`design/flow/design.v`:
```
`timescale 1ns/10ps
module IOTDF( clk, rst, in_en, iot_in, fn_sel, busy, valid, iot_out);
input        clk;
input        rst;
input        in_en;
input  [7:0] iot_in;
input  [2:0] fn_sel;
output     busy;
output reg valid;
output reg [127:0] iot_out;
parameter GRAY2BIN = 3'b001; 
parameter FIR      = 3'b010; 
reg [9:0] counter;
reg [9:0] counter_delay1;
reg [9:0] counter_delay2;
reg [127:0] iot_data;
reg [127:0] prep_to_out;
reg [127:0] prep_to_output;
reg [127:0] wait_to;
always @(posedge clk or posedge rst) begin
    if(rst) begin
        counter <= 0;
    end else if(in_en) begin
        if (counter == 960) counter <= 0;
        else counter <= counter + 1;
    end else begin
        counter <= counter;
    end 
end
always @(posedge clk or posedge rst) begin
    if(rst) begin
        counter_delay1 <= 0;
        counter_delay2 <= 0;
    end else if(in_en) begin
        counter_delay1 <= counter;
        counter_delay2 <= counter_delay1;
    end else begin
        counter_delay1 <= counter_delay1;
        counter_delay2 <= counter_delay2;
    end
end
always @(posedge clk or posedge rst) begin
    if(rst) begin
        iot_data <= 0;
    end else if(in_en) begin
        iot_data[7:0] <= iot_in;
        iot_data[127:8] <= iot_data[119:0];
    end else begin
        iot_data <= iot_data;
    end
end
always @(posedge clk) begin
    if(!rst && in_en) begin
        wait_to <= iot_data;
    end else begin
        wait_to <= wait_to;
    end
end
integer idx;
always @(*) begin
    if(rst) begin
        prep_to_out = 0;
        prep_to_output = 0;
    end else if(in_en) begin
        if(fn_sel == GRAY2BIN) begin
            if (counter_delay1[3:0] == 15) begin
                prep_to_output = 0;
                prep_to_out[127] = iot_data[127];
                for (idx = 126; idx >= 0; idx = idx - 1) begin
                    prep_to_out[idx] = prep_to_out[idx + 1] ^ iot_data[idx];
                end
            end else begin
                prep_to_out = 0;
                prep_to_output = 0;
            end
        end else if(fn_sel == FIR) begin
            if (counter_delay1[3:0] == 15) begin
                prep_to_out = iot_data;
                prep_to_output = 0;
            end else if (counter_delay2[3:0] == 15) begin
                prep_to_out = wait_to;
                prep_to_output[127:120] = (((prep_to_out[127:120] * 8'd5) >> 3)+ 1) >> 1;
                prep_to_output[119:112] = ((((prep_to_out[119:112] * 8'd5)+(prep_to_out[127:120] * 8'd9)) >> 3)+ 1) >> 1;
                prep_to_output[111:104] = ((((prep_to_out[111:104] * 8'd5)+(prep_to_out[119:112] * 8'd9)+(prep_to_out[127:120] * 8'd2)) >>3)+ 1) >> 1;
                prep_to_output[103:96] = ((((prep_to_out[103:96] * 8'd5)+(prep_to_out[111:104] * 8'd9)+(prep_to_out[119:112] * 8'd2)) >>3)+ 1) >> 1;
                prep_to_output[95:88] = ((((prep_to_out[95:88] * 8'd5)+(prep_to_out[103:96] * 8'd9)+(prep_to_out[111:104] * 8'd2)) >>3)+ 1) >> 1;
                prep_to_output[87:80] = ((((prep_to_out[87:80] * 8'd5)+(prep_to_out[95:88] * 8'd9)+(prep_to_out[103:96] * 8'd2)) >>3)+ 1) >> 1;
                prep_to_output[79:72] = ((((prep_to_out[79:72] * 8'd5)+(prep_to_out[87:80] * 8'd9)+(prep_to_out[95:88] * 8'd2)) >>3)+ 1) >> 1;
                prep_to_output[71:64] = ((((prep_to_out[71:64] * 8'd5)+(prep_to_out[79:72] * 8'd9)+(prep_to_out[87:80] * 8'd2)) >>3)+ 1) >> 1;
                prep_to_output[63:56] = ((((prep_to_out[63:56] * 8'd5)+(prep_to_out[71:64] * 8'd9)+(prep_to_out[79:72] * 8'd2)) >>3)+ 1) >> 1;
                prep_to_output[55:48] = ((((prep_to_out[55:48] * 8'd5)+(prep_to_out[63:56] * 8'd9)+(prep_to_out[71:64] * 8'd2)) >>3)+ 1) >> 1;
                prep_to_output[47:40] = ((((prep_to_out[47:40] * 8'd5)+(prep_to_out[55:48] * 8'd9)+(prep_to_out[63:56] * 8'd2)) >>3)+ 1) >> 1;
                prep_to_output[39:32] = ((((prep_to_out[39:32] * 8'd5)+(prep_to_out[47:40] * 8'd9)+(prep_to_out[55:48] * 8'd2)) >>3)+ 1) >> 1;
                prep_to_output[31:24] = ((((prep_to_out[31:24] * 8'd5)+(prep_to_out[39:32] * 8'd9)+(prep_to_out[47:40] * 8'd2)) >>3)+ 1) >> 1;
                prep_to_output[23:16] = ((((prep_to_out[23:16] * 8'd5)+(prep_to_out[31:24] * 8'd9)+(prep_to_out[39:32] * 8'd2)) >>3)+ 1) >> 1;
                prep_to_output[15:8] = ((((prep_to_out[15:8] * 8'd5)+(prep_to_out[23:16] * 8'd9)+(prep_to_out[31:24] * 8'd2)) >>3)+ 1) >> 1;
                prep_to_output[7:0] = ((((prep_to_out[7:0] * 8'd5)+(prep_to_out[15:8] * 8'd9)+(prep_to_out[23:16] * 8'd2)) >>3)+ 1) >> 1;
            end else begin
                prep_to_out = 0;
                prep_to_output = 0;
            end
        end else begin
            prep_to_out = 0;
            prep_to_output = 0;
        end
    end else begin
        prep_to_out = 0;
        prep_to_output = 0;
    end
end
assign busy = 0;
always @(posedge clk or posedge rst) begin
    if(rst) begin
        valid <= 0;
    end else if(in_en) begin
        case(fn_sel)
            GRAY2BIN: begin
                if (counter_delay1[3:0] == 15) begin
                    valid <= 1;
                end else begin
                    valid <= 0;
                end
            end
            FIR: begin
                if (counter_delay2[3:0] == 15) begin
                    valid <= 1;
                end else begin
                    valid <= 0;
                end
            end
            default: begin
                valid <= 0;
            end
        endcase
    end
end
always @(posedge clk or posedge rst) begin
    if(rst) begin
        iot_out <= 0;
    end else if(in_en) begin
        case(fn_sel)
            GRAY2BIN: begin
                if (counter_delay1[3:0] == 15) begin
                    iot_out <= prep_to_out;
                end
            end
            FIR: begin
                if (counter_delay2[3:0] == 15) begin
                    iot_out <= prep_to_output;
                end 
            end
            default: begin
                iot_out <= 1'b0;
            end
        endcase
    end
end
endmodule
```
`design/flow/config.mk`:
```
export PLATFORM = sky130hd
export DESIGN_NAME = IOTDF
export DESIGN_NICKNAME = IOTDF
export VERILOG_FILES = /design/flow/design.v
export SDC_FILE = /design/flow/constraint.sdc
export NUM_CORES = 4
export LEC_CHECK = 0
export ABC_AREA = 1
export CAP_MARGIN = 30
export CELL_PAD_IN_SITES_DETAIL_PLACEMENT = 2
export CELL_PAD_IN_SITES_GLOBAL_PLACEMENT = 3
export CORE_MARGIN = 5
export CORE_UTILIZATION = 24
export CTS_CLUSTER_DIAMETER = 304
export HOLD_SLACK_MARGIN = -0.03
export MIN_ROUTING_LAYER = met2
export PLACE_DENSITY_LB_ADDON = 0.14
export SETUP_SLACK_MARGIN = 0.64
export SLEW_MARGIN = 20
```
`design/flow/constraint.sdc`:
```
create_clock -name core_clock -period 3.17 [get_ports {clk}]
set_input_delay 0.6340 -clock core_clock [delete_from_list [all_inputs] [get_ports {clk}]]
set_output_delay 0.6340 -clock core_clock [all_outputs]
set_load 0.01 [all_outputs]
```
`design/flow/run.sh`:
```
#!/bin/bash
# the make line also repeats each setting of config.mk as NAME=value (left out here)
make -C /OpenROAD-flow-scripts/flow DESIGN_CONFIG=/design/flow/config.mk WORK_HOME=/design/flow/orfs CLKGATE_MAP_FILE= finish
```
==> impl_metrics.yaml, run 1 <==
# flow metrics
timing:
  hold_violations: 0
  relSlewSlack_pct: 47.54
  min_period_over_period_pct: 572.0
  skew_ps: 36.57
  drv_slew: 0
  fmax_mhz: 55.15
  rsz0062_at_grt: "true"
  finalCriticalPeriod_ps: 18130
  worst_pin_slew_ps: 786.8
  finalSetupViolCount: 122
  fin_ws_ps: -14960
place:
  gp_congestion: 0.8038
  place_area_sq_mm: 0.04754
  portBuffers: 142
  place_ws_ps: -16000
  hpwl_microns: 114800
floorplanning:
  ios: 144
  fp.dieArea_sq_mm: 0.1589
  core_sq_mm: 0.1500
  fp_util_pct: 24.17
  row_count: 142
  die_x_microns: 398.6
  fp.dieH_microns: 398.6
hold_path:
  hold_start: "counter_delay1[0]"
  hold_depth: 2
  hold_path_class: "reg2reg"
  min_to: "counter_delay2[0]"
setup_path:
  r2r-end: "iot_out[1]"
  max_stage_delay_ps: 430
  criticalPathCategory: "reg2reg"
  crit_fanout: 4
  regToRegSetupSlack_ps: -14960
  arrival_ps: 18700
  setup.worst_path.end_class: "flip-flop"
  r2r_start: "iot_data[127]"
  critPathTopFamily: "simple AND/OR/NAND/NOR gates"
  required_ps: 3730
  cp.depth: 168
  critPathLaunch: "iot_data[127]"
  start_kind: "flip-flop"
  crit_top_cell: "nand3_4"
  critPathBufInv: 2
  cp_slowest_cell: "dfrtp_1"
  crit_path_end: "iot_out[1]"
  rr_worst_depth: 168
synth:
  synth_top_area_share_pct: 18.98
  avgSynthCellArea_sq_um: 9.027
  top_cells_by_count: "inv_1 (749), nand3_1 (548), nand2_1 (457)"
  synthCells: 4016
  ff_type: "dfrtp_1"
  simple_gate_area_share_pct: 16.74
  synth-seq-cells: 403
  yosys_area_sq_mm: 0.03625
  floorplan.nets: 4771
  synth_cell_types: 56
  yosysMostFrequentCell: "inv_1"
  ys_sh_mux_pct: 0.1864
  async_reset_ff_share_pct: 68.24
  edf_count: 128
  netlist_area_sq_mm: 0.03625
  ys_sh_xor_pct: 3.648
  top_cells_by_area: "dfrtp_1 (19%), fa_1 (16%), ha_1 (16%), edfxtp_1 (11%), inv_1 (7.8%)"
  fa_ha_area_share_pct: 31.60
  yosys.area_share.aoi_pct: 9.471
  synth_area_leader_cell: "dfrtp_1"
  ys_cells: 4016
  ys_seq_share_pct: 29.59
  ys_warn_count: 1
  logic_family: "adder cells"
route:
  drc: 0
  drt_iter0_markers: 3595
  diodes: 0
  wl_per_cell_microns: 21.19
  dr.pass1.iters: 6
  vias: 45230
  via_per_inst: 6.216
  drt_wl_total_microns: 154200
  postRouteAntennaNets: 0
status:
  status: "complete, but fails checks"
  failed_checks: "setup timing"
cts:
  cts_buffers: 57
  clockBufferDepth: 3
  cts_root_buf: "clkbuf_16"
  cts_tree: "built"
  cts.htree.levels: 2
  clk_pin_slew_ps: 60
  cts.sinks: 403
  insertion_delay_ps: 690
finish:
  fin_nets: 5967
  area_delta_synth_final_pct: 53.55
  fin_area_sq_mm: 0.05566
job:
  tool_warnings: 34
  drv_cap: 0
global_routing:
  grt_pass1_wl_microns: 226800
  track_usage_pct: 28.00
  grt_pass1_vias: 55640
  grt_start_max_net_pins: 141
  grt_overflow_total: 0
  antenna_found_initial: 0
-- timing repair --
item                                    in CTS  in global routing
setup buffers                               22                 71
resized                                    451                545
hold buffers                                 0                  0
endpoints found under the setup margin     127                129
pin swaps                                   58                196
hold endpoints to repair                     0                  0
-- metrics by stage --
stage / utilization (%) / hold slack, ps / TNS (ps) / cells
final: 37.12 / 475.7 / -888740 / 7277
after global routing: 37.12 / 499.2 / -965540 / 7277
after CTS: 34.63 / 476.1 / -843720 / 7206
after detailed placement: 31.70 / 468.6 / -943440 / 7076
after global placement: 31.70 / 470.2 / -828710 / 7076
after floorplan: - / 447.2 / -2548450 / 4016
-- final cells by class --
| class | instances | area, sq um |
|---|---|---|
| tap | 2016 | 2522 |
| sequential | 403 | 10730 |
| fill | 16320 | 94290 |
| clock inverter | 29 | 232.7 |
| clock buffer | 79 | 1693 |
| multi-input combinational | 2778 | 27770 |
| timing repair buffer | 1218 | 9874 |
| inverter | 754 | 2843 |
-- routing by layer --
metal / track usage [%] / vias up / wire length [microns]
met2: 34.37 / 12590 / 86350
met4: 2.356 / 16 / 3815
met3: 39.08 / 347 / 63330
met5: 3.479 / - / 696
met1: - / 16610 / 0
li1: - / 15670 / -
==> inputs of run 2 (changes only) <==
ABC_AREA = unset   (was 1)
CAP_MARGIN = 20   (was 30)
CELL_PAD_IN_SITES_DETAIL_PLACEMENT = unset   (was 2)
CELL_PAD_IN_SITES_GLOBAL_PLACEMENT = unset   (was 3)
CORE_MARGIN = 2   (was 5)
CORE_UTILIZATION = 66   (was 24)
CTS_CLUSTER_DIAMETER = unset   (was 304)
HOLD_SLACK_MARGIN = unset   (was -0.03)
MIN_ROUTING_LAYER = unset   (was met2)
PLACE_DENSITY = 0.6   (was unset)
PLACE_DENSITY_LB_ADDON = unset   (was 0.14)
SETUP_SLACK_MARGIN = unset   (was 0.64)
clock period = 7.21 ns   (was 3.17 ns; I/O delays follow)
==> impl_metrics.yaml, run 2 <==
# flow metrics
cts:
  cts_tree: "built"
  cts.sinks: 403
  clockBufferDepth: 3
  cts_buffers: 46
  cts_hold_buf: 0
  cts_root_buf: "clkbuf_16"
  insertion_delay_ps: 580
  cts.htree.levels: 2
  post_cts_buffers: 0
  post_cts_resized: 0
  clk_pin_slew_ps: 60
finish:
  seq_area_sq_mm: 0.01073
  logic_area_sq_mm: 0.02230
  fill_cells: 3726
  area_delta_synth_final_pct: 10.83
  fin_nets: 4072
setup_path:
  cp_slowest_cell: "or4_1"
  start_kind: "flip-flop"
  setup.worst_path.end_class: "flip-flop"
  crit_fanout: 8
  critPathBufInv: 3
  crit_path_end: "iot_out[119]"
  r2r-end: "iot_out[119]"
  critPathTopFamily: "adder cells"
  regToRegSetupSlack_ps: 2160
  required_ps: 7730
  crit_path_cell_trace: "ha_1 > ha_1 > inv_1 > fa_1 > fa_1 > inv_1 > ha_1 > inv_1 > o21bai_1 > a21oi_1 > o21bai_1 > a21o_1 > a21oi_1 > mux2i_1 > o22ai_1 > or4_1 > a21oi_1 > o22a_1"
  max_stage_delay_ps: 510
  critPathLaunch: "wait_to[114]"
  cp.depth: 18
  arrival_ps: 5560
  criticalPathCategory: "reg2reg"
  r2r_start: "wait_to[114]"
  rr_worst_depth: 18
hold_path:
  hold_depth: 0
  hold_path_class: "reg2reg"
  hold_start: "iot_data[123]"
  min_to: "wait_to[123]"
synth:
  edf_count: 128
  synth_top_area_share_pct: 19.50
  ys_cells: 3183
  fa_ha_area_share_pct: 32.45
  yosys_area_sq_mm: 0.03530
  async_reset_ff_share_pct: 68.24
  synth_cell_types: 57
  yosysMostFrequentCell: "inv_1"
  floorplan.nets: 3938
  synth-seq-cells: 403
  ys_sh_mux_pct: 4.367
  synthCells: 3183
  ys_warn_count: 1
  netlist_area_sq_mm: 0.03530
  synth_area_leader_cell: "dfrtp_1"
  top_cells_by_count: "inv_1 (548), ha_1 (450), fa_1 (291)"
  avgSynthCellArea_sq_um: 11.09
  ys_seq_share_pct: 30.38
  ff_type: "dfrtp_1"
  ys_sh_xor_pct: 13.10
  top_cells_by_area: "dfrtp_1 (19%), fa_1 (17%), ha_1 (16%), edfxtp_1 (11%), xnor2_1 (6.6%)"
  logic_family: "adder cells"
  simple_gate_area_share_pct: 5.172
  yosys.area_share.aoi_pct: 7.933
route:
  vias: 23970
  drt_wl_total_microns: 89330
  dr.pass1.iters: 5
  drc: 0
  wl_per_cell_microns: 22.10
  via_per_inst: 5.929
  diodes: 0
  drt_iter0_markers: 1486
  postRouteAntennaNets: 0
status:
  status: "timing/DRC/antenna clean"
timing:
  fmax_mhz: 198.1
  finalSetupViolCount: 0
  skew_ps: 15.18
  fin_ws_ps: 2162
  worst_pin_slew_ps: 1122
  min_period_over_period_pct: 70.01
  fin_setup_tns_ps: 0
  hold_violations: 0
  drv_slew: 0
  finalCriticalPeriod_ps: 5048
  relSlewSlack_pct: 25.23
  rsz0062_at_grt: "false"
floorplanning:
  fp_util_pct: 66.90
  row_count: 84
  fp.dieArea_sq_mm: 0.05535
  core_sq_mm: 0.05276
  die_x_microns: 235.3
  ios: 144
  fp.dieH_microns: 235.3
global_routing:
  track_usage_pct: 33.32
  antenna_found_initial: 0
  grt_pass1_wl_microns: 142500
  grt_start_max_net_pins: 180
  grt_overflow_total: 0
  grt_pass1_vias: 25960
job:
  drv_cap: 0
  tool_warnings: 33
place:
  place_ws_ps: 2128
  portBuffers: 142
  hpwl_microns: 67950
  gp_congestion: 0.9449
==> run 2: cell type report <==
class                           count  area share [%]
Tap cell                          688           2.200
Multi-Input combinational cell   2162           56.99
Clock inverter                     23          0.5405
Sequential cell                   403           27.42
Inverter                          548           5.268
Clock buffer                       62           3.550
Timing Repair Buffer              156           4.033
==> run 2: metrics by stage <==
| stage | utilization (%) | hold slack (ps) | std cells | cell area [sq um] |
|---|---|---|---|---|
| global placement | 71.08 | 466.1 | 3956 | 37500 |
| CTS | 74.11 | 494.1 | 4041 | 39100 |
| detailed placement | 71.08 | 477.6 | 3956 | 37500 |
| finish | 74.15 | 498.6 | 4042 | 39120 |
| floorplan | - | 444.5 | 3183 | 35310 |
| global route | 74.15 | 510.2 | 4042 | 39120 |
==> run 2: layer usage <==
layer / track usage (%) / vias up / wire (microns)
met2: 55.67 / 740 / 43000
met1: 44.00 / 12170 / 37480
li1: - / 10860 / -
met5: 0 / - / 0
met3: 5.546 / 193 / 5384
met4: 12.64 / 0 / 3465
==> inputs of run 3 (changes only) <==
ABC_AREA = 1   (was unset)
CORE_UTILIZATION = 70   (was 66)
CTS_CLUSTER_SIZE = 74   (was unset)
MAX_ROUTING_LAYER = met4   (was unset)
PLACE_DENSITY = unset   (was 0.6)
PLACE_DENSITY_LB_ADDON = 0.25   (was unset)
clock period = 4.37 ns   (was 7.21 ns; I/O delays follow)
==> impl_metrics.yaml, run 3 <==
# physical design summary
floorplanning:
  row_count: 83
  fp.dieArea_sq_mm: 0.05362
  core_sq_mm: 0.05130
  ios: 144
  fp.dieH_microns: 231.6
  fp_util_pct: 70.66
  die_x_microns: 231.6
cts:
  clockBufferDepth: 3
  cts_root_buf: "clkbuf_16"
  cts.sinks: 403
  cts.htree.levels: 2
  cts_buffers: 47
synth:
  synth_top_area_share_pct: 18.98
  ys_cells: 4016
  synthCells: 4016
  simple_gate_area_share_pct: 16.74
  yosys.area_share.aoi_pct: 9.471
  synth_cell_types: 56
  ys_warn_count: 1
  synth-seq-cells: 403
  edf_count: 128
  synth_area_leader_cell: "dfrtp_1"
  netlist_area_sq_mm: 0.03625
  ff_type: "dfrtp_1"
  async_reset_ff_share_pct: 68.24
  avgSynthCellArea_sq_um: 9.027
  ys_sh_xor_pct: 3.648
  floorplan.nets: 4771
  logic_family: "adder cells"
  top_cells_by_area: "dfrtp_1 (19%), fa_1 (16%), ha_1 (16%), edfxtp_1 (11%), inv_1 (7.8%)"
  ys_sh_mux_pct: 0.1864
  yosys_area_sq_mm: 0.03625
  ys_seq_share_pct: 29.59
  yosysMostFrequentCell: "inv_1"
  fa_ha_area_share_pct: 31.60
  top_cells_by_count: "inv_1 (749), nand3_1 (548), nand2_1 (457)"
place:
  portBuffers: 142
  gp_congestion: 0.9756
  hpwl_microns: 85240
  place_inst: 5346
status:
  tool.error: "[ERROR GRT-0116] Global routing finished with congestion. Check the congestion regions in the DRC Viewer."
  stop_stage: "global routing"
  status: "did not finish"
global_routing:
  track_usage_pct: 77.25
  grt_overflow_total: 71
==> run 3: what timing repair did <==
item | CTS
pin swaps | 131
endpoints found under the hold margin | 0
gates resized | 648
hold buffers | 0
setup endpoints to repair | 112
buffers inserted | 53
==> run 3: routing by layer <==
layer | GRT usage (%) | overflow
met4 | 73.32 | 34
met2 | 93.68 | 30
met1 | 76.90 | 0
met3 | 58.59 | 7
met5 | - | -
==> run 3: through the flow <==
stage	hold slack [ps]	area, sq um	setup slack [ps]
3_5_place_dp	469.4	42770	-13880
4_1_cts	485.2	48280	-12420
3_3_place_gp	457.1	42770	-12100
2_1_floorplan	447.2	36250	-10750
==> inputs of run 4 (changes only) <==
ABC_AREA = unset   (was 1)
CORE_UTILIZATION = 66   (was 70)
CTS_CLUSTER_DIAMETER = 103   (was unset)
CTS_CLUSTER_SIZE = unset   (was 74)
HOLD_SLACK_MARGIN = -0.07   (was unset)
MAX_ROUTING_LAYER = unset   (was met4)
PLACE_DENSITY_LB_ADDON = unset   (was 0.25)
SETUP_SLACK_MARGIN = -0.66   (was unset)
SLEW_MARGIN = 40   (was 20)
TNS_END_PERCENT = 70   (was unset)
clock period = 8.27 ns   (was 4.37 ns; I/O delays follow)
==> impl_metrics.yaml, run 4 <==
# flow metrics
job:
  tool_warnings: 33
  drv_cap: 0
setup_path:
  crit_fanout: 8
  r2r-end: "iot_out[119]"
  critPathLaunch: "wait_to[114]"
  cp.depth: 18
  max_stage_delay_ps: 540
  regToRegSetupSlack_ps: 3210
  start_kind: "flip-flop"
  critPathTopFamily: "adder cells"
  required_ps: 8790
  arrival_ps: 5580
  critPathBufInv: 3
  r2r_start: "wait_to[114]"
  criticalPathCategory: "reg2reg"
  crit_path_end: "iot_out[119]"
  setup.worst_path.end_class: "flip-flop"
  cp_slowest_cell: "or4_1"
  rr_worst_depth: 18
  crit_path_cell_trace: "ha_1 > ha_1 > inv_1 > fa_1 > fa_1 > inv_1 > ha_1 > inv_1 > o21bai_1 > a21oi_1 > o21bai_1 > a21o_1 > a21oi_1 > mux2i_1 > o22ai_1 > or4_1 > a21oi_1 > o22a_1"
route:
  vias: 23860
  dr.pass1.iters: 5
  wl_per_cell_microns: 22.02
  drt_wl_total_microns: 89190
  postRouteAntennaNets: 0
  via_per_inst: 5.891
  drc: 0
  drt_iter0_markers: 1526
cts:
  post_cts_buffers: 0
  insertion_delay_ps: 600
  cts.htree.levels: 2
  cts_hold_buf: 0
  post_cts_resized: 0
  cts_root_buf: "clkbuf_16"
  cts_buffers: 47
  cts_tree: "built"
  cts.sinks: 403
  clockBufferDepth: 3
  clk_pin_slew_ps: 60
timing:
  holdWs_ps: 476.5
  skew_ps: 24.87
  relSlewSlack_pct: 43.92
  finalSetupViolCount: 0
  fin_setup_tns_ps: 0
  min_period_over_period_pct: 61.17
  drv_slew: 0
  worst_pin_slew_ps: 834.7
  fmax_mhz: 197.7
  hold_violations: 0
  fin_ws_ps: 3212
  rsz0062_at_grt: "false"
  finalCriticalPeriod_ps: 5058
synth:
  synthCells: 3183
  ys_cells: 3183
  synth_area_leader_cell: "dfrtp_1"
  fa_ha_area_share_pct: 32.45
  yosys_area_sq_mm: 0.03530
  edf_count: 128
  ys_seq_share_pct: 30.38
  top_cells_by_area: "dfrtp_1 (19%), fa_1 (17%), ha_1 (16%), edfxtp_1 (11%), xnor2_1 (6.6%)"
  yosysMostFrequentCell: "inv_1"
  ys_sh_mux_pct: 4.367
  avgSynthCellArea_sq_um: 11.09
  yosys.area_share.aoi_pct: 7.933
  floorplan.nets: 3938
  ff_type: "dfrtp_1"
  async_reset_ff_share_pct: 68.24
  synth_top_area_share_pct: 19.50
  netlist_area_sq_mm: 0.03530
  ys_sh_xor_pct: 13.10
  synth-seq-cells: 403
  ys_warn_count: 1
  synth_cell_types: 57
  simple_gate_area_share_pct: 5.172
  logic_family: "adder cells"
  top_cells_by_count: "inv_1 (548), ha_1 (450), fa_1 (291)"
global_routing:
  track_usage_pct: 33.23
  grt_pass1_wl_microns: 142100
  grt_pass1_vias: 25710
  grt_overflow_total: 0
  grt_start_max_net_pins: 117
  antenna_found_initial: 2
place:
  place_ws_ps: 3292
  portBuffers: 142
  gp_congestion: 0.9366
  hpwl_microns: 68100
finish:
  fin_nets: 4078
  area_delta_synth_final_pct: 11.31
floorplanning:
  die_x_microns: 235.3
  fp.dieH_microns: 235.3
  row_count: 84
  core_sq_mm: 0.05276
  fp_util_pct: 66.90
  fp.dieArea_sq_mm: 0.05535
  ios: 144
hold_path:
  min_to: "iot_out[59]"
  hold_start: "iot_out[59]"
  hold_path_class: "reg2reg"
  hold_depth: 2
status:
  status: "timing/DRC/antenna clean"
## run 4: metal layers
layer	part of all wire, %	up-vias	global-route usage (%)
met5	0.012	-	0
met4	3.4	2	11.66
met3	6.2	181	4.937
met2	48	753	55.69
met1	42	12040	44.50
li1	-	10880	-
## run 4: area by class of cell
cell class / instances / area, sq um
diodes: 1 / 2.502
clock buffers: 69 / 1436
clock inverters: 18 / 214.0
fillers: 3626 / 13470
inverters: 548 / 2061
multi-input cells: 2162 / 22290
flip-flops and latches: 403 / 10730
well taps: 688 / 860.8
repair buffers: 161 / 1697
## run 4: stage by stage
step / utilization [%] / instances / instance area [sq um]
after floorplan: - / 3183 / 35300
after global placement: 71.03 / 3955 / 37480
after detailed placement: 71.19 / 3959 / 37560
after CTS: 74.31 / 4046 / 39210
after global routing: 74.46 / 4049 / 39290
final: 74.47 / 4050 / 39290
==> inputs of run 5 (changes only) <==
CORE_UTILIZATION = 58   (was 66)
CTS_CLUSTER_DIAMETER = unset   (was 103)
HOLD_SLACK_MARGIN = unset   (was -0.07)
PLACE_DENSITY = 0.6   (was unset)
SETUP_SLACK_MARGIN = -0.38   (was -0.66)
SLEW_MARGIN = 20   (was 40)
TNS_END_PERCENT = unset   (was 70)
clock period = 6.86 ns   (was 8.27 ns; I/O delays follow)
==> impl_metrics.yaml, run 5 <==
# flow metrics
status:
  status: "timing/DRC/antenna clean"
setup_path:
  critPathLaunch: "wait_to[114]"
  crit_path_end: "iot_out[119]"
  crit_path_cell_trace: "ha_1 > ha_1 > inv_1 > fa_1 > fa_1 > inv_1 > ha_1 > inv_1 > o21bai_1 > a21oi_1 > o21bai_1 > a21o_1 > a21oi_1 > mux2i_1 > o22ai_1 > or4_1 > a21oi_1 > o22a_1"
  setup.worst_path.end_class: "flip-flop"
  max_stage_delay_ps: 540
  cp_slowest_cell: "a21oi_1"
  crit_fanout: 8
  cp.depth: 18
  r2r_start: "wait_to[114]"
  start_kind: "flip-flop"
  critPathBufInv: 3
  r2r-end: "iot_out[119]"
  required_ps: 7380
  rr_worst_depth: 18
  regToRegSetupSlack_ps: 1860
  arrival_ps: 5520
  criticalPathCategory: "reg2reg"
  critPathTopFamily: "adder cells"
place:
  portBuffers: 142
  gp_congestion: 0.8984
  hpwl_microns: 68930
  place_ws_ps: 1903
  place_area_sq_mm: 0.03765
floorplanning:
  core_sq_mm: 0.06025
  fp_util_pct: 58.59
  die_x_microns: 250.7
  row_count: 90
  fp.dieH_microns: 250.7
  fp.dieArea_sq_mm: 0.06285
  ios: 144
route:
  vias: 23540
  drt_iter0_markers: 1152
  via_per_inst: 5.681
  diodes: 0
  drt_wl_total_microns: 90090
  drc: 0
  dr.pass1.iters: 5
  wl_per_cell_microns: 21.75
  postRouteAntennaNets: 0
synth:
  fa_ha_area_share_pct: 32.45
  async_reset_ff_share_pct: 68.24
  ys_sh_mux_pct: 4.367
  ys_cells: 3183
  avgSynthCellArea_sq_um: 11.09
  yosys_area_sq_mm: 0.03530
  top_cells_by_count: "inv_1 (548), ha_1 (450), fa_1 (291)"
  logic_family: "adder cells"
  top_cells_by_area: "dfrtp_1 (19%), fa_1 (17%), ha_1 (16%), edfxtp_1 (11%), xnor2_1 (6.6%)"
  synth-seq-cells: 403
  synth_area_leader_cell: "dfrtp_1"
  ff_type: "dfrtp_1"
  ys_sh_xor_pct: 13.10
  yosysMostFrequentCell: "inv_1"
  yosys.area_share.aoi_pct: 7.933
  floorplan.nets: 3938
  synthCells: 3183
  edf_count: 128
  netlist_area_sq_mm: 0.03530
  ys_seq_share_pct: 30.38
  synth_top_area_share_pct: 19.50
  synth_cell_types: 57
  simple_gate_area_share_pct: 5.172
  ys_warn_count: 1
finish:
  fin_util_pct: 65.31
  fin_nets: 4076
  area_delta_synth_final_pct: 11.47
  fin_area_sq_mm: 0.03935
  seq_area_sq_mm: 0.01073
  logic_area_sq_mm: 0.02230
  fill_cells: 4749
cts:
  cts_buffers: 48
  cts.htree.levels: 2
  clockBufferDepth: 3
  cts_hold_buf: 0
  clk_pin_slew_ps: 60
  post_cts_buffers: 0
  insertion_delay_ps: 600
  cts.sinks: 403
  cts_root_buf: "clkbuf_16"
  cts_tree: "built"
  post_cts_resized: 0
timing:
  relSlewSlack_pct: 30.82
  fin_ws_ps: 1858
  fin_setup_tns_ps: 0
  hold_violations: 0
  fmax_mhz: 199.9
  drv_slew: 0
  rsz0062_at_grt: "false"
  skew_ps: 24.77
  min_period_over_period_pct: 72.91
  finalCriticalPeriod_ps: 5002
  holdWs_ps: 473.4
  finalSetupViolCount: 0
  worst_pin_slew_ps: 1038
hold_path:
  hold_path_class: "reg2reg"
  min_to: "wait_to[125]"
  hold_depth: 0
  hold_start: "iot_data[125]"
global_routing:
  track_usage_pct: 29.76
  grt_overflow_total: 0
  grt_start_max_net_pins: 135
  antenna_found_initial: 0
  grt_pass1_vias: 25280
  grt_pass1_wl_microns: 142800
job:
  tool_warnings: 31
  drv_cap: 0
==> run 5: area by class of cell <==
type                    instances  area share (%)
flip-flops and latches        403           27.26
clock inverters                23          0.7504
well taps                     782           2.487
repair buffers                158           4.048
multi-input cells            2162           56.67
clock buffers                  67           3.555
inverters                     548           5.237
==> run 5: stage by stage <==
stage / instances
6_report: 4143
5_1_grt: 4143
4_1_cts: 4143
3_5_place_dp: 4053
3_3_place_gp: 4053
2_1_floorplan: 3183
==> run 5: routing by layer <==
metal	global-route usage, %	routed length, microns	part of all wire [%]	up-vias
met1	39.62	38760	43	11820
met3	4.863	5145	5.7	212
met5	0	0	0	-
met4	12.30	4006	4.4	0
li1	-	-	-	10880
met2	48.69	42190	47	627
==> inputs of run 6 (changes only) <==
CORE_UTILIZATION = 72   (was 58)
GPL_ROUTABILITY_DRIVEN = 0   (was unset)
SETUP_SLACK_MARGIN = unset   (was -0.38)
TNS_END_PERCENT = 10   (was unset)
clock period = 4.04 ns   (was 6.86 ns; I/O delays follow)
==> impl_metrics.yaml, run 6 <==
# physical design summary
status:
  status: "did not finish"
  tool.error: "[ERROR GRT-0232] Routing congestion too high. Check the congestion heatmap in the GUI."
  stop_stage: "global routing"
synth:
  synth_cell_types: 57
  ff_type: "dfrtp_1"
  netlist_area_sq_mm: 0.03530
  logic_family: "adder cells"
  top_cells_by_area: "dfrtp_1 (19%), fa_1 (17%), ha_1 (16%), edfxtp_1 (11%), xnor2_1 (6.6%)"
  ys_seq_share_pct: 30.38
  async_reset_ff_share_pct: 68.24
  top_cells_by_count: "inv_1 (548), ha_1 (450), fa_1 (291)"
  synthCells: 3183
  ys_sh_xor_pct: 13.10
  floorplan.nets: 3938
  ys_warn_count: 1
  synth_top_area_share_pct: 19.50
  yosys_area_sq_mm: 0.03530
  synth_area_leader_cell: "dfrtp_1"
  yosys.area_share.aoi_pct: 7.933
  ys_cells: 3183
  avgSynthCellArea_sq_um: 11.09
  edf_count: 128
  fa_ha_area_share_pct: 32.45
  ys_sh_mux_pct: 4.367
  simple_gate_area_share_pct: 5.172
  synth-seq-cells: 403
  yosysMostFrequentCell: "inv_1"
global_routing:
  grt_overflow_total: 24
  track_usage_pct: 69.66
cts:
  clockBufferDepth: 3
  cts_root_buf: "clkbuf_16"
  cts.sinks: 403
  cts_buffers: 47
  cts.htree.levels: 2
floorplanning:
  fp_util_pct: 72.56
  row_count: 81
  fp.dieH_microns: 225.4
  ios: 144
  die_x_microns: 225.4
  fp.dieArea_sq_mm: 0.05081
  core_sq_mm: 0.04865
place:
  portBuffers: 142
  place_area_sq_mm: 0.04142
  hpwl_microns: 77070
## run 6: metrics by stage
step                std cells  utilization (%)  worst slack (ps)
floorplan                3183                -             -2068
CTS                      4526            91.28            -373.5
detailed placement       4410            85.14            -565.4
global placement         4410            85.14            -367.2
## run 6: repair_timing
| action | CTS |
|---|---|
| cloned | 0 |
| gates resized | 230 |
| hold buffers | 0 |
| buffers inserted | 30 |
| endpoints found under the setup margin | 103 |
| pin swaps | 176 |
## run 6: routing by layer
layer  track usage [%]  GRT overflow
met2             89.28            11
met5             20.04             0
met1             69.48             0
met4             64.92            13
met3             53.74             0
==> inputs of run 7 (changes only) <==
ABC_AREA = 1   (was unset)
CORE_UTILIZATION = 71   (was 72)
CTS_CLUSTER_DIAMETER = 303   (was unset)
CTS_CLUSTER_SIZE = 13   (was unset)
GPL_ROUTABILITY_DRIVEN = unset   (was 0)
MAX_ROUTING_LAYER = met4   (was unset)
PLACE_DENSITY = unset   (was 0.6)
PLACE_DENSITY_LB_ADDON = 0.25   (was unset)
TNS_END_PERCENT = unset   (was 10)
clock period = 4.28 ns   (was 4.04 ns; I/O delays follow)
==> impl_metrics.yaml, run 7 <==
# physical design summary
status:
  status: "did not finish"
  stop_stage: "global routing"
  tool.error: "[ERROR GRT-0116] Global routing finished with congestion. Check the congestion regions in the DRC Viewer."
synth:
  logic_family: "adder cells"
  yosys.area_share.aoi_pct: 9.471
  netlist_area_sq_mm: 0.03625
  top_cells_by_area: "dfrtp_1 (19%), fa_1 (16%), ha_1 (16%), edfxtp_1 (11%), inv_1 (7.8%)"
  ys_sh_xor_pct: 3.648
  yosysMostFrequentCell: "inv_1"
  fa_ha_area_share_pct: 31.60
  synth-seq-cells: 403
  ys_sh_mux_pct: 0.1864
  yosys_area_sq_mm: 0.03625
  floorplan.nets: 4771
  async_reset_ff_share_pct: 68.24
  synthCells: 4016
  simple_gate_area_share_pct: 16.74
  ys_cells: 4016
  ff_type: "dfrtp_1"
  avgSynthCellArea_sq_um: 9.027
  ys_warn_count: 1
  ys_seq_share_pct: 29.59
  synth_cell_types: 56
  edf_count: 128
  synth_area_leader_cell: "dfrtp_1"
  synth_top_area_share_pct: 18.98
  top_cells_by_count: "inv_1 (749), nand3_1 (548), nand2_1 (457)"
cts:
  cts_root_buf: "clkbuf_16"
  cts.htree.levels: 2
  cts.sinks: 403
  cts_buffers: 36
  clockBufferDepth: 3
place:
  portBuffers: 142
  hpwl_microns: 86950
  place_area_sq_mm: 0.04309
  gp_congestion: 0.9581
floorplanning:
  fp.dieH_microns: 230.0
  die_x_microns: 230.0
  fp_util_pct: 72.11
  row_count: 82
  ios: 144
  fp.dieArea_sq_mm: 0.05288
  core_sq_mm: 0.05027
global_routing:
  grt_overflow_total: 55
  track_usage_pct: 80.27
run 7: metrics by stage:
stage               std cells  hold WS [ps]  setup WS [ps]
floorplan                4016         447.2         -10840
global placement         5384         462.1         -12270
detailed placement       5384         470.2         -14090
CTS                      5487         485.9         -12750
run 7: per-layer routing:
layer | track usage (%) | overflow
met5 | - | -
met4 | 78.45 | 26
met3 | 64.03 | 1
met2 | 93.81 | 28
met1 | 79.96 | 0
run 7: what timing repair did:
item,4_1_cts
buffers inserted,41
hold buffers,0
pin swaps,124
resized,584
endpoints found under the setup margin,112
==> inputs of run 8 (changes only) <==
ABC_AREA = unset   (was 1)
CTS_CLUSTER_DIAMETER = 355   (was 303)
CTS_CLUSTER_SIZE = 35   (was 13)
HOLD_SLACK_MARGIN = -0.1   (was unset)
PLACE_DENSITY = 0.64   (was unset)
PLACE_DENSITY_LB_ADDON = unset   (was 0.25)
clock period = 4.2 ns   (was 4.28 ns; I/O delays follow)
==> impl_metrics.yaml, run 8 <==
# physical design summary
synth:
  floorplan.nets: 3938
  ys_sh_xor_pct: 13.10
  top_cells_by_area: "dfrtp_1 (19%), fa_1 (17%), ha_1 (16%), edfxtp_1 (11%), xnor2_1 (6.6%)"
  top_cells_by_count: "inv_1 (548), ha_1 (450), fa_1 (291)"
  synth_cell_types: 57
  synthCells: 3183
  synth_area_leader_cell: "dfrtp_1"
  ys_seq_share_pct: 30.38
  fa_ha_area_share_pct: 32.45
  simple_gate_area_share_pct: 5.172
  logic_family: "adder cells"
  async_reset_ff_share_pct: 68.24
  ys_cells: 3183
  ff_type: "dfrtp_1"
  netlist_area_sq_mm: 0.03530
  ys_warn_count: 1
  edf_count: 128
  yosys.area_share.aoi_pct: 7.933
  yosys_area_sq_mm: 0.03530
  synth_top_area_share_pct: 19.50
  yosysMostFrequentCell: "inv_1"
  ys_sh_mux_pct: 4.367
  avgSynthCellArea_sq_um: 11.09
  synth-seq-cells: 403
global_routing:
  grt_overflow_total: 30
  track_usage_pct: 67.47
floorplanning:
  fp_util_pct: 71.96
  row_count: 81
  ios: 144
  die_x_microns: 227.0
  core_sq_mm: 0.04905
  fp.dieArea_sq_mm: 0.05152
  fp.dieH_microns: 227.0
cts:
  cts.sinks: 403
  cts_root_buf: "clkbuf_16"
  cts.htree.levels: 1
  cts_buffers: 15
  clockBufferDepth: 3
place:
  hpwl_microns: 76130
  gp_congestion: 1.010
  portBuffers: 142
  place_ws_ps: -414.3
status:
  status: "did not finish"
  tool.error: "[ERROR GRT-0232] Routing congestion too high. Check the congestion heatmap in the GUI."
  stop_stage: "global routing"
[run 8: metal layers]
metal | GRT usage, % | GRT overflow
met2 | 88.65 | 10
met1 | 66.68 | 0
met5 | - | -
met4 | 66.92 | 17
met3 | 41.28 | 3
[run 8: per-stage QoR]
stage | setup TNS, ps | std cells | utilization (%) | area (sq um)
3_3_place_gp | -3660 | 4374 | 83.39 | 40910
3_5_place_dp | -10620 | 4374 | 83.39 | 40910
2_1_floorplan | -162690 | 3183 | - | 35340
4_1_cts | -3021 | 4462 | 88.27 | 43300
[run 8: timing repair]
item | in CTS
endpoints found under the setup margin | 89
pin swaps | 251
hold buffers | 0
hold endpoints to repair | 0
buffers inserted | 67
resized | 293
cloned | 0
==> inputs of run 9 (changes only) <==
ABC_AREA = 1   (was unset)
HOLD_SLACK_MARGIN = unset   (was -0.1)
PLACE_DENSITY = 0.63   (was 0.64)
clock period = 3.89 ns   (was 4.2 ns; I/O delays follow)
==> impl_metrics.yaml, run 9 <==
# physical design summary
floorplanning:
  die_x_microns: 230.0
  ios: 144
  row_count: 82
  fp_util_pct: 72.11
  core_sq_mm: 0.05027
  fp.dieArea_sq_mm: 0.05288
  fp.dieH_microns: 230.0
synth:
  synth_cell_types: 56
  ys_cells: 4016
  ys_warn_count: 1
  ys_seq_share_pct: 29.59
  top_cells_by_area: "dfrtp_1 (19%), fa_1 (16%), ha_1 (16%), edfxtp_1 (11%), inv_1 (7.8%)"
  synthCells: 4016
  synth_area_leader_cell: "dfrtp_1"
  synth_top_area_share_pct: 18.98
  netlist_area_sq_mm: 0.03625
  avgSynthCellArea_sq_um: 9.027
  simple_gate_area_share_pct: 16.74
  ys_sh_mux_pct: 0.1864
  top_cells_by_count: "inv_1 (749), nand3_1 (548), nand2_1 (457)"
  ys_sh_xor_pct: 3.648
  yosysMostFrequentCell: "inv_1"
  yosys_area_sq_mm: 0.03625
  yosys.area_share.aoi_pct: 9.471
  async_reset_ff_share_pct: 68.24
  fa_ha_area_share_pct: 31.60
  synth-seq-cells: 403
  ff_type: "dfrtp_1"
  edf_count: 128
  logic_family: "adder cells"
  floorplan.nets: 4771
place:
  place_inst: 5503
  gp_congestion: 0.9726
  hpwl_microns: 87910
  portBuffers: 142
  place_area_sq_mm: 0.04404
cts:
  cts_buffers: 15
  cts_root_buf: "clkbuf_16"
  cts.sinks: 403
  clockBufferDepth: 3
  cts.htree.levels: 1
status:
  status: "did not finish"
  tool.error: "[ERROR GRT-0116] Global routing finished with congestion. Check the congestion regions in the DRC Viewer."
  stop_stage: "global routing"
global_routing:
  track_usage_pct: 77.02
  grt_overflow_total: 19
[run 9: through the flow]
stage	worst slack (ps)	TNS (ps)	utilization, %
2_1_floorplan	-11230	-2234310	-
3_3_place_gp	-12640	-682760	87.60
3_5_place_dp	-14110	-767620	87.60
4_1_cts	-12710	-693960	96.61
[run 9: repair_timing]
| action | CTS |
|---|---|
| pin swaps | 139 |
| resized | 668 |
| cloned | 0 |
| hold buffers | 0 |
| setup endpoints to repair | 117 |
| buffers inserted | 73 |
[run 9: routing by layer]
metal,GRT usage [%],GRT overflow
met1,75.06,0
met4,75.79,6
met3,58.71,11
met5,-,-
met2,93.70,2
==> inputs of run 10 (changes only) <==
ABC_AREA = unset   (was 1)
CAP_MARGIN = 15   (was 20)
CTS_CLUSTER_DIAMETER = unset   (was 355)
CTS_CLUSTER_SIZE = 33   (was 35)
HOLD_SLACK_MARGIN = -0.06   (was unset)
MAX_ROUTING_LAYER = unset   (was met4)
PLACE_DENSITY = unset   (was 0.63)
SETUP_SLACK_MARGIN = 1.41   (was unset)
clock period = 4.75 ns   (was 3.89 ns; I/O delays follow)
==> impl_metrics.yaml, run 10 <==
# flow metrics
place:
  place_area_sq_mm: 0.03871
  hpwl_microns: 71810
  place_ws_ps: -55.48
  gp_congestion: 0.9251
  portBuffers: 142
setup_path:
  criticalPathCategory: "reg2reg"
  max_stage_delay_ps: 1320
  r2r_start: "wait_to[64]"
  critPathLaunch: "wait_to[64]"
  critPathTopFamily: "adder cells"
  rr_worst_depth: 18
  arrival_ps: 6950
  cp.depth: 18
  crit_fanout: 3
  critPathBufInv: 2
  required_ps: 5280
  start_kind: "flip-flop"
  regToRegSetupSlack_ps: -1670
  cp_slowest_cell: "xnor2_1"
  crit_path_cell_trace: "ha_2 > fa_1 > ha_1 > inv_1 > fa_1 > inv_1 > ha_1 > a21o_1 > a21oi_2 > o21bai_1 > a21oi_2 > o21bai_1 > a21oi_2 > xnor2_1 > nor3_2 > xnor2_1 > a221oi_1 > nor2_1"
  setup.worst_path.end_class: "flip-flop"
  crit_path_end: "iot_out[70]"
  crit_top_cell: "a21oi_2"
  r2r-end: "iot_out[70]"
timing:
  fin_ws_ps: -1675
  finalSetupViolCount: 26
  finalCriticalPeriod_ps: 6425
  fmax_mhz: 155.6
  relSlewSlack_pct: -9.119
  rsz0062_at_grt: "true"
  skew_ps: 31.76
  min_period_over_period_pct: 135.3
  fin_setup_tns_ps: -12230
  holdWs_ps: 501.8
  drv_slew: 2
  hold_violations: 0
  worst_pin_slew_ps: 1625
synth:
  yosysMostFrequentCell: "inv_1"
  ys_cells: 3183
  synth-seq-cells: 403
  async_reset_ff_share_pct: 68.24
  ys_seq_share_pct: 30.38
  yosys_area_sq_mm: 0.03530
  simple_gate_area_share_pct: 5.172
  ys_warn_count: 1
  ys_sh_mux_pct: 4.367
  netlist_area_sq_mm: 0.03530
  avgSynthCellArea_sq_um: 11.09
  ff_type: "dfrtp_1"
  ys_sh_xor_pct: 13.10
  synth_cell_types: 57
  edf_count: 128
  top_cells_by_area: "dfrtp_1 (19%), fa_1 (17%), ha_1 (16%), edfxtp_1 (11%), xnor2_1 (6.6%)"
  fa_ha_area_share_pct: 32.45
  floorplan.nets: 3938
  top_cells_by_count: "inv_1 (548), ha_1 (450), fa_1 (291)"
  yosys.area_share.aoi_pct: 7.933
  logic_family: "adder cells"
  synth_area_leader_cell: "dfrtp_1"
  synthCells: 3183
  synth_top_area_share_pct: 19.50
global_routing:
  grt_overflow_total: 0
  antenna_found_initial: 15
  grt_pass1_vias: 29750
  track_usage_pct: 44.58
  grt_pass1_wl_microns: 170600
  grt_start_max_net_pins: 176
route:
  vias: 30270
  postRouteAntennaNets: 0
  drc: 0
  drt_wl_total_microns: 140700
  drt_iter0_markers: 4455
  dr.pass1.iters: 22
  wl_per_cell_microns: 32.29
  via_per_inst: 6.946
cts:
  cts_tree: "built"
  cts.sinks: 403
  cts_hold_buf: 0
  insertion_delay_ps: 620
  cts_buffers: 45
  clk_pin_slew_ps: 70
  cts.htree.levels: 2
  clockBufferDepth: 3
  cts_root_buf: "clkbuf_16"
hold_path:
  hold_depth: 1
  min_to: "iot_out[45]"
  hold_path_class: "reg2reg"
  hold_start: "iot_out[45]"
job:
  tool_warnings: 38
  drv_cap: 1
floorplanning:
  row_count: 81
  die_x_microns: 227.0
  fp_util_pct: 71.96
  fp.dieH_microns: 227.0
  core_sq_mm: 0.04905
  ios: 144
  fp.dieArea_sq_mm: 0.05152
status:
  status: "complete, but fails checks"
  failed_checks: "capacitance limit, slew limit, setup timing"
finish:
  fin_area_sq_mm: 0.04517
  logic_area_sq_mm: 0.02566
  area_delta_synth_final_pct: 27.96
  fill_cells: 1695
  fin_nets: 4399
  fin_util_pct: 92.09
  seq_area_sq_mm: 0.01073
-- run 10: routing by layer --
| layer | GRT usage (%) | part of all wire, % |
|---|---|---|
| met5 | 0.5693 | 0.57 |
| met4 | 26.84 | 9.8 |
| met3 | 13.18 | 15 |
| met2 | 70.96 | 44 |
| met1 | 54.04 | 31 |
-- run 10: what timing repair did --
action,CTS,global route
gates resized,215,289
setup endpoints to repair,120,120
buffers inserted,189,70
pin swaps,232,280
-- run 10: final cells by class --
| cell class | count | area share, % |
|---|---|---|
| antenna | 12 | 0.06648 |
| sequential | 403 | 23.75 |
| multi-input combinational | 2162 | 56.82 |
| inverter | 548 | 4.584 |
| timing repair buffer | 484 | 9.532 |
| clock inverter | 25 | 0.6122 |
| tap | 664 | 1.839 |
| clock buffer | 59 | 2.795 |
-- run 10: metrics by stage --
stage,cells
floorplan,3183
global placement,4002
detailed placement,4002
CTS,4275
global route,4355
finish,4357
==> inputs of run 11 (changes only) <==
ABC_AREA = 1   (was unset)
CELL_PAD_IN_SITES_DETAIL_PLACEMENT = 0   (was unset)
CELL_PAD_IN_SITES_GLOBAL_PLACEMENT = 1   (was unset)
CORE_ASPECT_RATIO = 1.29   (was unset)
CORE_MARGIN = 5   (was 2)
CORE_UTILIZATION = 24   (was 71)
CTS_CLUSTER_DIAMETER = 380   (was unset)
CTS_CLUSTER_SIZE = unset   (was 33)
GPL_ROUTABILITY_DRIVEN = 0   (was unset)
HOLD_SLACK_MARGIN = 0.02   (was -0.06)
MIN_ROUTING_LAYER = met2   (was unset)
PLACE_DENSITY_LB_ADDON = 0.14   (was unset)
SETUP_SLACK_MARGIN = 0.64   (was 1.41)
clock period = 3.08 ns   (was 4.75 ns; I/O delays follow)
==> impl_metrics.yaml, run 11 <==
# flow metrics
floorplanning:
  row_count: 162
  core_sq_mm: 0.1506
  fp.dieArea_sq_mm: 0.1590
  ios: 144
  fp.dieH_microns: 451.4
  die_x_microns: 352.2
  fp_util_pct: 24.07
route:
  wl_per_cell_microns: 19.82
  via_per_inst: 6.189
  dr.pass1.iters: 8
  drt_wl_total_microns: 142700
  postRouteAntennaNets: 0
  drc: 0
  vias: 44580
  drt_iter0_markers: 4550
timing:
  finalCriticalPeriod_ps: 17340
  skew_ps: 29.28
  worst_pin_slew_ps: 690.0
  rsz0062_at_grt: "true"
  fin_ws_ps: -14260
  finalSetupViolCount: 120
  min_period_over_period_pct: 563.0
  fmax_mhz: 57.67
  relSlewSlack_pct: 54.00
  drv_slew: 0
  hold_violations: 0
finish:
  area_delta_synth_final_pct: 52.68
  fin_cells: 7203
  fin_area_sq_mm: 0.05535
  fin_nets: 5943
  fill_cells: 15330
synth:
  ff_type: "dfrtp_1"
  top_cells_by_area: "dfrtp_1 (19%), fa_1 (16%), ha_1 (16%), edfxtp_1 (11%), inv_1 (7.8%)"
  ys_sh_xor_pct: 3.648
  synthCells: 4016
  async_reset_ff_share_pct: 68.24
  yosys.area_share.aoi_pct: 9.471
  yosys_area_sq_mm: 0.03625
  ys_sh_mux_pct: 0.1864
  synth_area_leader_cell: "dfrtp_1"
  fa_ha_area_share_pct: 31.60
  ys_cells: 4016
  synth-seq-cells: 403
  floorplan.nets: 4771
  synth_top_area_share_pct: 18.98
  simple_gate_area_share_pct: 16.74
  edf_count: 128
  ys_seq_share_pct: 29.59
  yosysMostFrequentCell: "inv_1"
  netlist_area_sq_mm: 0.03625
  ys_warn_count: 1
  avgSynthCellArea_sq_um: 9.027
  logic_family: "adder cells"
  synth_cell_types: 56
  top_cells_by_count: "inv_1 (749), nand3_1 (548), nand2_1 (457)"
global_routing:
  grt_pass1_wl_microns: 209000
  top_usage_layer: "met3"
  grt_start_max_net_pins: 103
  grt_overflow_total: 0
  grt_util_met1_pct: 0
  antenna_found_initial: 1
  use_met3_pct: 33.71
  grt_pass1_vias: 50750
  groute.layer.met2.usage_pct: 33.70
  track_usage_pct: 25.96
cts:
  cts.htree.levels: 2
  cts_buffers: 55
  clk_pin_slew_ps: 60
  clockBufferDepth: 3
  insertion_delay_ps: 680
  cts_tree: "built"
  cts_hold_buf: 0
  cts.sinks: 403
  cts_root_buf: "clkbuf_16"
setup_path:
  r2r_start: "iot_data[127]"
  crit_top_cell: "nand3_4"
  critPathBufInv: 1
  regToRegSetupSlack_ps: -14260
  cp.depth: 168
  critPathTopFamily: "simple AND/OR/NAND/NOR gates"
  critPathLaunch: "iot_data[127]"
  arrival_ps: 17900
  rr_worst_depth: 168
  r2r-end: "iot_out[1]"
  max_stage_delay_ps: 410
  crit_fanout: 4
  criticalPathCategory: "reg2reg"
  required_ps: 3640
  start_kind: "flip-flop"
  setup.worst_path.end_class: "flip-flop"
  crit_path_end: "iot_out[1]"
  cp_slowest_cell: "dfrtp_1"
place:
  hpwl_microns: 110200
  place_inst: 7040
  place_area_sq_mm: 0.04759
  portBuffers: 142
hold_path:
  hold_path_class: "reg2reg"
  hold_depth: 2
  min_to: "iot_out[25]"
  hold_start: "iot_out[25]"
job:
  tool_warnings: 33
  drv_cap: 0
status:
  status: "complete, but fails checks"
  failed_checks: "setup timing"
==> run 11: what timing repair did <==
item | 4_1_cts | 5_1_grt
setup buffers | 10 | 49
gates cloned | 0 | 0
pin swaps | 26 | 169
gates resized | 284 | 694
endpoints found under the setup margin | 134 | 141
==> run 11: layout make-up <==
class                           instances  area, sq um  area share (%)
Multi-Input combinational cell       2778        27700           50.04
Clock inverter                         29        325.3          0.5877
Antenna cell                            1        2.502        0.004521
Sequential cell                       403        10730           19.38
Timing Repair Buffer                 1196         9753           17.62
Tap cell                             1968         2462           4.449
Inverter                              754         2841           5.134
Clock buffer                           74         1541           2.785
==> run 11: metal layers <==
metal  routed length (microns)  vias to the layer above
met4                      5998                       18
li1                          -                    15620
met2                     81830                    11790
met3                     54320                      594
met5                       589                        -
met1                         0                    16560
==> run 11: through the flow <==
stage	hold WS (ps)	setup slack (ps)	util, %	TNS, ps
detailed placement	464.0	-14780	31.60	-872340
global route	512.1	-15470	36.75	-926060
global placement	463.7	-14210	31.60	-838250
CTS	474.7	-14220	33.80	-840760
floorplan	447.2	-12040	-	-2588270
finish	475.8	-14260	36.75	-844190
==> inputs of run 12 (changes only) <==
ABC_AREA = unset   (was 1)
CAP_MARGIN = 20   (was 15)
CELL_PAD_IN_SITES_DETAIL_PLACEMENT = unset   (was 0)
CELL_PAD_IN_SITES_GLOBAL_PLACEMENT = unset   (was 1)
CORE_ASPECT_RATIO = unset   (was 1.29)
CORE_MARGIN = 2   (was 5)
CORE_UTILIZATION = 58   (was 24)
CTS_CLUSTER_DIAMETER = unset   (was 380)
GPL_ROUTABILITY_DRIVEN = unset   (was 0)
HOLD_SLACK_MARGIN = unset   (was 0.02)
MIN_ROUTING_LAYER = unset   (was met2)
PLACE_DENSITY_LB_ADDON = unset   (was 0.14)
SETUP_SLACK_MARGIN = unset   (was 0.64)
clock period = 5.33 ns   (was 3.08 ns; I/O delays follow)
==> impl_metrics.yaml, run 12 <==
# flow metrics
status:
  status: "timing/DRC/antenna clean"
route:
  postRouteAntennaNets: 0
  diodes: 0
  via_per_inst: 5.660
  drt_iter0_markers: 1245
  wl_per_cell_microns: 21.69
  drt_wl_total_microns: 90230
  drc: 0
  vias: 23550
  dr.pass1.iters: 5
setup_path:
  crit_path_end: "iot_out[17]"
  criticalPathCategory: "reg2reg"
  r2r-end: "iot_out[17]"
  required_ps: 5810
  max_stage_delay_ps: 760
  cp.depth: 12
  start_kind: "flip-flop"
  r2r_start: "iot_data[125]"
  crit_path_cell_trace: "xor3_1 > xnor3_1 > xnor2_1 > xnor3_1 > xnor2_2 > xnor3_1 > xnor3_2 > xor3_2 > xor2_1 > xor2_1 > a221oi_1 > nor2_1"
  critPathBufInv: 0
  rr_worst_depth: 12
  critPathTopFamily: "XOR/XNOR gates"
  cp_slowest_cell: "xnor3_2"
  regToRegSetupSlack_ps: 400
  crit_top_cell: "xnor3_1"
  arrival_ps: 5410
  setup.worst_path.end_class: "flip-flop"
  crit_fanout: 7
  critPathLaunch: "iot_data[125]"
floorplanning:
  ios: 144
  fp.dieH_microns: 250.7
  fp.dieArea_sq_mm: 0.06285
  fp_util_pct: 58.59
  row_count: 90
  die_x_microns: 250.7
  core_sq_mm: 0.06025
synth:
  simple_gate_area_share_pct: 5.172
  ff_type: "dfrtp_1"
  ys_sh_xor_pct: 13.10
  synth-seq-cells: 403
  ys_seq_share_pct: 30.38
  synth_area_leader_cell: "dfrtp_1"
  async_reset_ff_share_pct: 68.24
  avgSynthCellArea_sq_um: 11.09
  netlist_area_sq_mm: 0.03530
  top_cells_by_count: "inv_1 (548), ha_1 (450), fa_1 (291)"
  ys_warn_count: 1
  fa_ha_area_share_pct: 32.45
  synth_cell_types: 57
  logic_family: "adder cells"
  synth_top_area_share_pct: 19.50
  yosys_area_sq_mm: 0.03530
  floorplan.nets: 3938
  yosys.area_share.aoi_pct: 7.933
  synthCells: 3183
  ys_sh_mux_pct: 4.367
  edf_count: 128
  top_cells_by_area: "dfrtp_1 (19%), fa_1 (17%), ha_1 (16%), edfxtp_1 (11%), xnor2_1 (6.6%)"
  ys_cells: 3183
  yosysMostFrequentCell: "inv_1"
global_routing:
  antenna_found_initial: 0
  grt_pass1_vias: 25230
  track_usage_pct: 29.80
  grt_start_max_net_pins: 174
  grt_pass1_wl_microns: 143600
  grt_overflow_total: 0
hold_path:
  hold_path_class: "reg2reg"
  min_to: "wait_to[125]"
  hold_start: "iot_data[125]"
  hold_depth: 0
finish:
  seq_area_sq_mm: 0.01073
  area_delta_synth_final_pct: 11.72
  fin_cells: 4160
  logic_area_sq_mm: 0.02230
  fin_util_pct: 65.46
  fin_nets: 4092
  fill_cells: 4760
timing:
  fin_setup_tns_ps: 0
  finalCriticalPeriod_ps: 4932
  min_period_over_period_pct: 92.53
  drv_slew: 0
  finalSetupViolCount: 0
  worst_pin_slew_ps: 1168
  skew_ps: 36.77
  hold_violations: 0
  fin_ws_ps: 398.3
  fmax_mhz: 202.8
  relSlewSlack_pct: 22.10
  rsz0062_at_grt: "false"
cts:
  clockBufferDepth: 3
  clk_pin_slew_ps: 60
  cts.sinks: 403
  post_cts_resized: 0
  cts_tree: "built"
  cts_buffers: 49
  post_cts_buffers: 0
  cts_hold_buf: 0
  cts.htree.levels: 2
  insertion_delay_ps: 610
  cts_root_buf: "clkbuf_16"
job:
  tool_warnings: 34
  drv_cap: 0
place:
  place_inst: 4068
  hpwl_microns: 69180
  place_ws_ps: 294.5
  gp_congestion: 0.9038
  portBuffers: 142
[run 12: area by class of cell]
class | count | area share [%]
clock buffer | 73 | 3.626
sequential | 403 | 27.20
inverter | 548 | 5.226
tap | 782 | 2.481
timing repair buffer | 173 | 4.356
multi-input combinational | 2162 | 56.55
clock inverter | 19 | 0.5648
[run 12: layer usage]
layer  global-route usage, %  share of wire, %  up-vias
li1                        -                 -    10910
met1                   40.25                44    11960
met2                   50.93                49      549
met3                   3.949               4.6      123
met4                   7.665               2.4        0
met5                       0                 0        -
[run 12: metrics by stage]
stage          area (sq um)  hold slack [ps]
6_report              39440            477.2
5_1_grt               39440            491.7
4_1_cts               39430            481.6
3_5_place_dp          37780            465.3
3_3_place_gp          37780            463.2
2_1_floorplan         35320            444.5
==> inputs of run 13 (changes only) <==
CORE_UTILIZATION = 72   (was 58)
PLACE_DENSITY = 0.6   (was unset)
clock period = 5.95 ns   (was 5.33 ns; I/O delays follow)
==> impl_metrics.yaml, run 13 <==
# flow metrics
timing:
  relSlewSlack_pct: 25.81
  finalSetupViolCount: 0
  worst_pin_slew_ps: 1113
  min_period_over_period_pct: 87.11
  fmax_mhz: 192.9
  drv_slew: 0
  holdWs_ps: 478.9
  skew_ps: 18.21
  finalCriticalPeriod_ps: 5183
  hold_violations: 0
  rsz0062_at_grt: "false"
synth:
  synthCells: 3183
  floorplan.nets: 3938
  yosys.area_share.aoi_pct: 7.933
  logic_family: "adder cells"
  netlist_area_sq_mm: 0.03530
  edf_count: 128
  ys_sh_xor_pct: 13.10
  ys_seq_share_pct: 30.38
  synth_area_leader_cell: "dfrtp_1"
  yosys_area_sq_mm: 0.03530
  simple_gate_area_share_pct: 5.172
  ff_type: "dfrtp_1"
  fa_ha_area_share_pct: 32.45
  ys_warn_count: 1
  avgSynthCellArea_sq_um: 11.09
  ys_sh_mux_pct: 4.367
  top_cells_by_count: "inv_1 (548), ha_1 (450), fa_1 (291)"
  synth_top_area_share_pct: 19.50
  top_cells_by_area: "dfrtp_1 (19%), fa_1 (17%), ha_1 (16%), edfxtp_1 (11%), xnor2_1 (6.6%)"
  synth-seq-cells: 403
  ys_cells: 3183
  yosysMostFrequentCell: "inv_1"
  async_reset_ff_share_pct: 68.24
  synth_cell_types: 57
route:
  postRouteAntennaNets: 0
  via_per_inst: 6.056
  drc: 0
  wl_per_cell_microns: 22.12
  drt_wl_total_microns: 88100
  dr.pass1.iters: 5
  drt_iter0_markers: 1615
  vias: 24120
cts:
  clk_pin_slew_ps: 70
  cts_buffers: 47
  insertion_delay_ps: 600
  cts_tree: "built"
  clockBufferDepth: 3
  cts_root_buf: "clkbuf_16"
  cts.htree.levels: 2
  cts.sinks: 403
  post_cts_buffers: 0
  cts_hold_buf: 0
  post_cts_resized: 0
floorplanning:
  fp.dieArea_sq_mm: 0.05081
  row_count: 81
  core_sq_mm: 0.04865
  fp.dieH_microns: 225.4
  fp_util_pct: 72.56
  die_x_microns: 225.4
  ios: 144
setup_path:
  crit_fanout: 8
  critPathLaunch: "wait_to[114]"
  setup.worst_path.end_class: "flip-flop"
  required_ps: 6470
  cp_slowest_cell: "a21oi_1"
  regToRegSetupSlack_ps: 770
  critPathTopFamily: "AND-OR/OR-AND gates"
  cp.depth: 18
  crit_path_end: "iot_out[119]"
  r2r-end: "iot_out[119]"
  critPathBufInv: 3
  r2r_start: "wait_to[114]"
  arrival_ps: 5710
  rr_worst_depth: 18
  start_kind: "flip-flop"
  max_stage_delay_ps: 550
  crit_path_cell_trace: "ha_1 > ha_1 > inv_1 > fa_1 > fa_1 > inv_1 > ha_1 > inv_1 > o21bai_1 > a21oi_1 > o21bai_1 > a21o_1 > a21oi_1 > a21boi_0 > o21a_1 > or4_1 > a21oi_1 > o22a_1"
  criticalPathCategory: "reg2reg"
finish:
  area_delta_synth_final_pct: 10.91
  fin_nets: 4077
  fin_area_sq_mm: 0.03915
hold_path:
  min_to: "iot_out[88]"
  hold_depth: 2
  hold_start: "iot_out[88]"
  hold_path_class: "reg2reg"
global_routing:
  grt_overflow_total: 0
  grt_pass1_vias: 25730
  antenna_found_initial: 1
  grt_start_max_net_pins: 149
  track_usage_pct: 36.24
  grt_pass1_wl_microns: 139300
place:
  portBuffers: 142
  place_area_sq_mm: 0.03749
  gp_congestion: 0.9383
  hpwl_microns: 67040
job:
  drv_cap: 0
  tool_warnings: 36
status:
  status: "timing/DRC/antenna clean"
## run 13: per-layer routing
| layer | share of wire, % | GRT usage [%] | vias to the layer above |
|---|---|---|---|
| met5 | 0 | 0 | - |
| met1 | 40 | 47.36 | 12090 |
| met3 | 7.4 | 6.623 | 243 |
| li1 | - | - | 10880 |
| met2 | 48 | 59.93 | 906 |
| met4 | 4.4 | 15.21 | 0 |
## run 13: cell type report
type | count | area (sq um)
clock buffers | 64 | 1333
flip-flops and latches | 403 | 10730
inverters | 548 | 2061
well taps | 622 | 778.2
repair buffers | 160 | 1633
clock inverters | 23 | 324.1
multi-input cells | 2162 | 22290
diodes | 1 | 2.502
fillers | 3037 | 9497
## run 13: through the flow
step           TNS, ps  setup slack [ps]  std cells  util (%)
6_report             0             767.0       3983     80.48
5_1_grt              0             592.2       3982     80.47
4_1_cts              0             861.0       3982     80.47
3_5_place_dp         0             910.9       3895     77.07
3_3_place_gp         0              1053       3895     77.07
2_1_floorplan   -17610            -514.9       3183         -
